## top_cmd_uart
module top_cmd_uart #(
    parameter integer CLOCK_FREQ = 100_000_000,
    parameter integer BAUD_RATE  = 115200
)(
    input  logic       clk,
    input  logic       reset,
    input  logic       RxD,
    output logic       TxD,
    output logic [7:0] led
);
    logic [7:0] rx_byte;
    logic       rx_valid;
    Rx #(
        .clk_freq  (CLOCK_FREQ),
        .baud_rate (BAUD_RATE)
    ) u_rx (
        .clk_fpga   (clk),
        .reset      (reset),
        .RxD        (RxD),
        .RxData     (rx_byte),
        .data_valid (rx_valid)
    );
    logic [7:0] tx_data;
    logic       tx_start;
    logic       tx_free;
    Tx #(
        .CLOCK_FREQ (CLOCK_FREQ),
        .BAUD_RATE  (BAUD_RATE)
    ) u_tx (
        .clk    (clk),
        .reset  (reset),
        .ready  (tx_start),
        .tx_data(tx_data),
        .TxD    (TxD),
        .tdre   (tx_free)
    );
    logic       cmd_ready;
    logic       seq_sel;      
    logic [7:0] n_value;
    logic       cmd_ack;
    command_parser u_parser (
        .clk      (clk),
        .reset    (reset),
        .rx_byte  (rx_byte),
        .rx_valid (rx_valid),
        .cmd_ack  (cmd_ack),
        .cmd_ready(cmd_ready),
        .seq_sel  (seq_sel),
        .n_value  (n_value)
    );
    logic        pad_start, pad_done;
    logic [31:0] pad_res;
    padovan_unit u_pad (
        .clk    (clk),
        .reset  (reset),
        .start  (pad_start),
        .n      (n_value),
        .result (pad_res),
        .done   (pad_done)
    );
    logic        mos_start, mos_done;
    logic [31:0] mos_res;
    moser_unit u_mos (
        .clk    (clk),
        .reset  (reset),
        .start  (mos_start),
        .n      (n_value),
        .result (mos_res),
        .done   (mos_done)
    );
    typedef enum logic [2:0] {
        S_WAIT_CMD,
        S_START_CALC,
        S_WAIT_CALC,
        S_SEND_B0,
        S_SEND_B1,
        S_SEND_B2,
        S_SEND_B3
    } main_state_t;
    main_state_t state;
    logic [31:0] result_reg;
    logic        tx_wait;    
    assign cmd_ack = (state == S_START_CALC);
  ...
Size in the first run: about 300 flip-flops, ~12 I/O pins, ~16000 sq um of cells after synthesis.
==> flow/config.mk <==
export PLATFORM = sky130hd
export DESIGN_NAME = top_cmd_uart
export DESIGN_NICKNAME = top_cmd_uart
export VERILOG_FILES = /design/flow/design.v
export SDC_FILE = /design/flow/constraint.sdc
export NUM_CORES = 4
export LEC_CHECK = 0
export ABC_AREA = 1
export CAP_MARGIN = 5
export CELL_PAD_IN_SITES_DETAIL_PLACEMENT = 0
export CORE_MARGIN = 2
export CORE_UTILIZATION = 72
export CTS_CLUSTER_DIAMETER = 346
export CTS_CLUSTER_SIZE = 21
export GPL_ROUTABILITY_DRIVEN = 1
export GPL_TIMING_DRIVEN = 1
export MAX_ROUTING_LAYER = met5
export PLACE_DENSITY_LB_ADDON = 0.15
export SETUP_SLACK_MARGIN = -0.13
export SLEW_MARGIN = 40
==> flow/constraint.sdc <==
create_clock -name core_clock -period 2.32 [get_ports {clk}]
set_input_delay 0.4640 -clock core_clock [delete_from_list [all_inputs] [get_ports {clk}]]
set_output_delay 0.4640 -clock core_clock [all_outputs]
set_load 0.01 [all_outputs]
run.sh (not shown) runs the stock make flow with config.mk's settings and CLKGATE_MAP_FILE=.
The first run completed, yet does not pass: negative setup slack.
==> next run, changes <==
- CTS_CLUSTER_DIAMETER: 346 -> default
- SETUP_SLACK_MARGIN: -0.13 -> 0.59
- SLEW_MARGIN: 40 -> 20
- clock period: 2.32 -> 3.09 ns (I/O delays scaled with it)
After rerunning: This time the run finished with timing, DRC and antenna clean. Global-route usage increases by 0.66 points. Clock skew decreases by 0.0072 ns. Hold slack gets worse by 0.0035 ns. Utilization increases by 1.8 points. Sequential share of layout area decreases by 1.1 points. Routed wire length increases by 0.94%. Via count increases by 0.32%. Synthesized cell count stays the same. Clock power increases by 19%. Cell area increases by 2.2%.
==> next run, changes <==
- ABC_AREA: 1 -> 0
- CORE_UTILIZATION: 72 -> 66
- CTS_CLUSTER_SIZE: 21 -> default
- SETUP_SLACK_MARGIN: 0.59 -> 1.01
- clock period: 3.09 -> 4.55 ns (I/O delays scaled with it)
Result: The new run finished with timing, DRC and antenna clean. Worst hold slack gets better by 0.0059 ns. Cell area goes down by 5.8%. Global-route usage goes down by 5.4 points. Setup slack gets better by 1.0 ns.
==> next run, changes <==
- ABC_AREA: 0 -> 1
- CORE_MARGIN: 2 -> 4
- SETUP_SLACK_MARGIN: 1.01 -> 0.56
- clock period: 4.55 -> 2.25 ns (I/O delays scaled with it)
=>
- With this change the flow finished but fails on negative setup slack
- core utilization increases by 20 points
- setup slack is worse by 2.0 ns
- die area increases by roughly a tenth
- sequential share of layout area decreases by 13 points
- area after synthesis increases by a few percent
- maximum frequency increases by roughly a tenth
- global-route usage increases by 7.4 points
- power increases by well over a third
- design area increases by well over a third
- cell count increases by well over a third
- clock-buffer cell count decreases by 12

========
Setup of run 1:
Starting RTL as in the previous note.
Settings: LEC_CHECK=0, ABC_AREA=1, CAP_MARGIN=5, CELL_PAD_IN_SITES_DETAIL_PLACEMENT=1, CORE_MARGIN=9, CORE_UTILIZATION=33, GPL_ROUTABILITY_DRIVEN=1, GPL_TIMING_DRIVEN=0, MAX_ROUTING_LAYER=met5, PLACE_DENSITY_LB_ADDON=0.15, SETUP_SLACK_MARGIN=1.01, SLEW_MARGIN=20; clock period 4.55 ns.
Run 1 finished every stage and its layout cleared the timing, DRC and antenna checks.
Inputs modified between run 1 and run 2:
Settings: ABC_AREA removed (was 1); MAX_ROUTING_LAYER removed (was met5); GPL_TIMING_DRIVEN removed (was 0); CAP_MARGIN changed from 5 to 20; GPL_ROUTABILITY_DRIVEN removed (was 1); SETUP_SLACK_MARGIN removed (was 1.01); PLACE_DENSITY_LB_ADDON removed (was 0.15); CORE_UTILIZATION changed from 33 to 72; CORE_MARGIN changed from 9 to 2; CELL_PAD_IN_SITES_DETAIL_PLACEMENT removed (was 1); the clock period (ns, I/O delays scaled along) changed from 4.55 to 2.56.
### Flow results
Status run 2: flow complete, layout not clean - negative setup slack
Sequential share of layout area, run 2 and run 1, lower one = run 1.
Looking at endpoint of the worst setup timing path, the u_parser.n_value[7]$_DFFE_PP0P_ result is from run 2; the u_parser.n_value[6]$_DFFE_PP0P_ one comes from run 1.
~same hold buffer count at CTS in run 2 and run 1
Run 2: maximum fanout count along the critical path 2 below run 1
Between run 1 and run 2, the flow reports maximum number of pins on one net before global-route repair increasing by more than a quarter.
Taking run 1 as the reference, in run 2 register share after synthesis up 3.3 points; post-layout total power up 74%.
Input changes introduced in run 3 (baseline for comparison: run 2):
Settings: swapping 72 for 18 in CORE_UTILIZATION; swapping 2.56 for 14.0 in the clock period (ns, I/O delays scaled along).
--- outcome ---
- Run 3 has number of cells on the critical path below what run 2 had.
- Run 3 against run 2: number of detailed-routing iterations run before antenna repair now larger; count of clock-buffer cells in the layout moved up; net switching power of the design shrank by about 80%.
- Run 3 vs run 2 — placed instance area climbed slightly
- Run 3 against run 2: number of instances in the synthesized netlist comparable, placed wire-length estimate after detailed placement has decreased, area fraction in full adders, half adders and majority gates about even.
- Run 3: done, clean on timing, DRC and antenna
- Synthesis-to-layout area growth in run 3 is 2.3 points lower than in run 2
- The worst hold margin of run 3 and that of run 2 are within noise of each other.

========
Setup of ember:
Starting RTL as in the previous note.
Design top_cmd_uart, start of the top module:
module top_cmd_uart #(
    parameter integer CLOCK_FREQ = 100_000_000,
    parameter integer BAUD_RATE  = 115200
)(
    input  logic       clk,
    input  logic       reset,
    input  logic       RxD,
    output logic       TxD,
    output logic [7:0] led
);
==> flow/config.mk <==
export PLATFORM = sky130hd
export DESIGN_NAME = top_cmd_uart
export DESIGN_NICKNAME = top_cmd_uart
export VERILOG_FILES = /design/flow/design.v
export SDC_FILE = /design/flow/constraint.sdc
export NUM_CORES = 4
export LEC_CHECK = 0
export ABC_AREA = 1
export CAP_MARGIN = 30
export CELL_PAD_IN_SITES_DETAIL_PLACEMENT = 1
export CELL_PAD_IN_SITES_GLOBAL_PLACEMENT = 3
export CORE_ASPECT_RATIO = 0.65
export CORE_MARGIN = 9
export CORE_UTILIZATION = 72
export CTS_CLUSTER_DIAMETER = 341
export CTS_CLUSTER_SIZE = 22
export GPL_ROUTABILITY_DRIVEN = 0
export GPL_TIMING_DRIVEN = 1
export MAX_ROUTING_LAYER = met4
export MIN_ROUTING_LAYER = met2
export PLACE_DENSITY_LB_ADDON = 0.15
export SETUP_SLACK_MARGIN = 1.01
export SLEW_MARGIN = 25
export TNS_END_PERCENT = 10
==> flow/constraint.sdc <==
create_clock -name core_clock -period 6.53 [get_ports {clk}]
set_input_delay 1.3060 -clock core_clock [delete_from_list [all_inputs] [get_ports {clk}]]
set_output_delay 1.3060 -clock core_clock [all_outputs]
set_load 0.01 [all_outputs]
ember: it failed during 3_1_place_gp_skip_io, and the tool reported FLW-0024.
[inputs] raven vs ember
- a change of SLEW_MARGIN from 25 to 20
- a change of CAP_MARGIN from 30 to 20
- a deleted CORE_ASPECT_RATIO that had been 0.65
- a deleted CTS_CLUSTER_SIZE that had been 22
- a change of CORE_MARGIN from 9 to 2
- a deleted PLACE_DENSITY_LB_ADDON that had been 0.15
- a deleted MIN_ROUTING_LAYER that had been met2
- a change of CTS_CLUSTER_DIAMETER from 341 to 375
- a deleted CELL_PAD_IN_SITES_DETAIL_PLACEMENT that had been 1
- a deleted GPL_TIMING_DRIVEN that had been 1
- a deleted SETUP_SLACK_MARGIN that had been 1.01
- a deleted GPL_ROUTABILITY_DRIVEN that had been 0
- a deleted MAX_ROUTING_LAYER that had been met4
- a deleted CELL_PAD_IN_SITES_GLOBAL_PLACEMENT that had been 3
- a deleted TNS_END_PERCENT that had been 10
- a change of the clock period (ns, I/O delays scaled along) from 6.53 to 2.25
[summary]
- The flow ran to completion for all of raven and ember but ember, which stopped partway.
- Every stage of raven finished as expected; the final checks, on the other hand, flagged setup timing, which means the layout fails.
- raven has site row count above what ember had.
- Re floorplan die height: raven is about 10% up on ember.
- The pre-placement core utilization in raven was lower than what ember gave.
- Comparing ember with raven, the post-synthesis register bit count came out essentially unchanged.
- Any difference in post-synthesis chip area from yosys between raven and ember is small enough to ignore.
- Re AND-OR/OR-AND share of the synthesized area: no difference whatsoever between ember and raven.
- Against ember, raven reports a chip footprint that is lower.
- raven vs ember, core region area went up by about 1.7%.
No activity file was given, so power comes from the tool's default toggle rates.
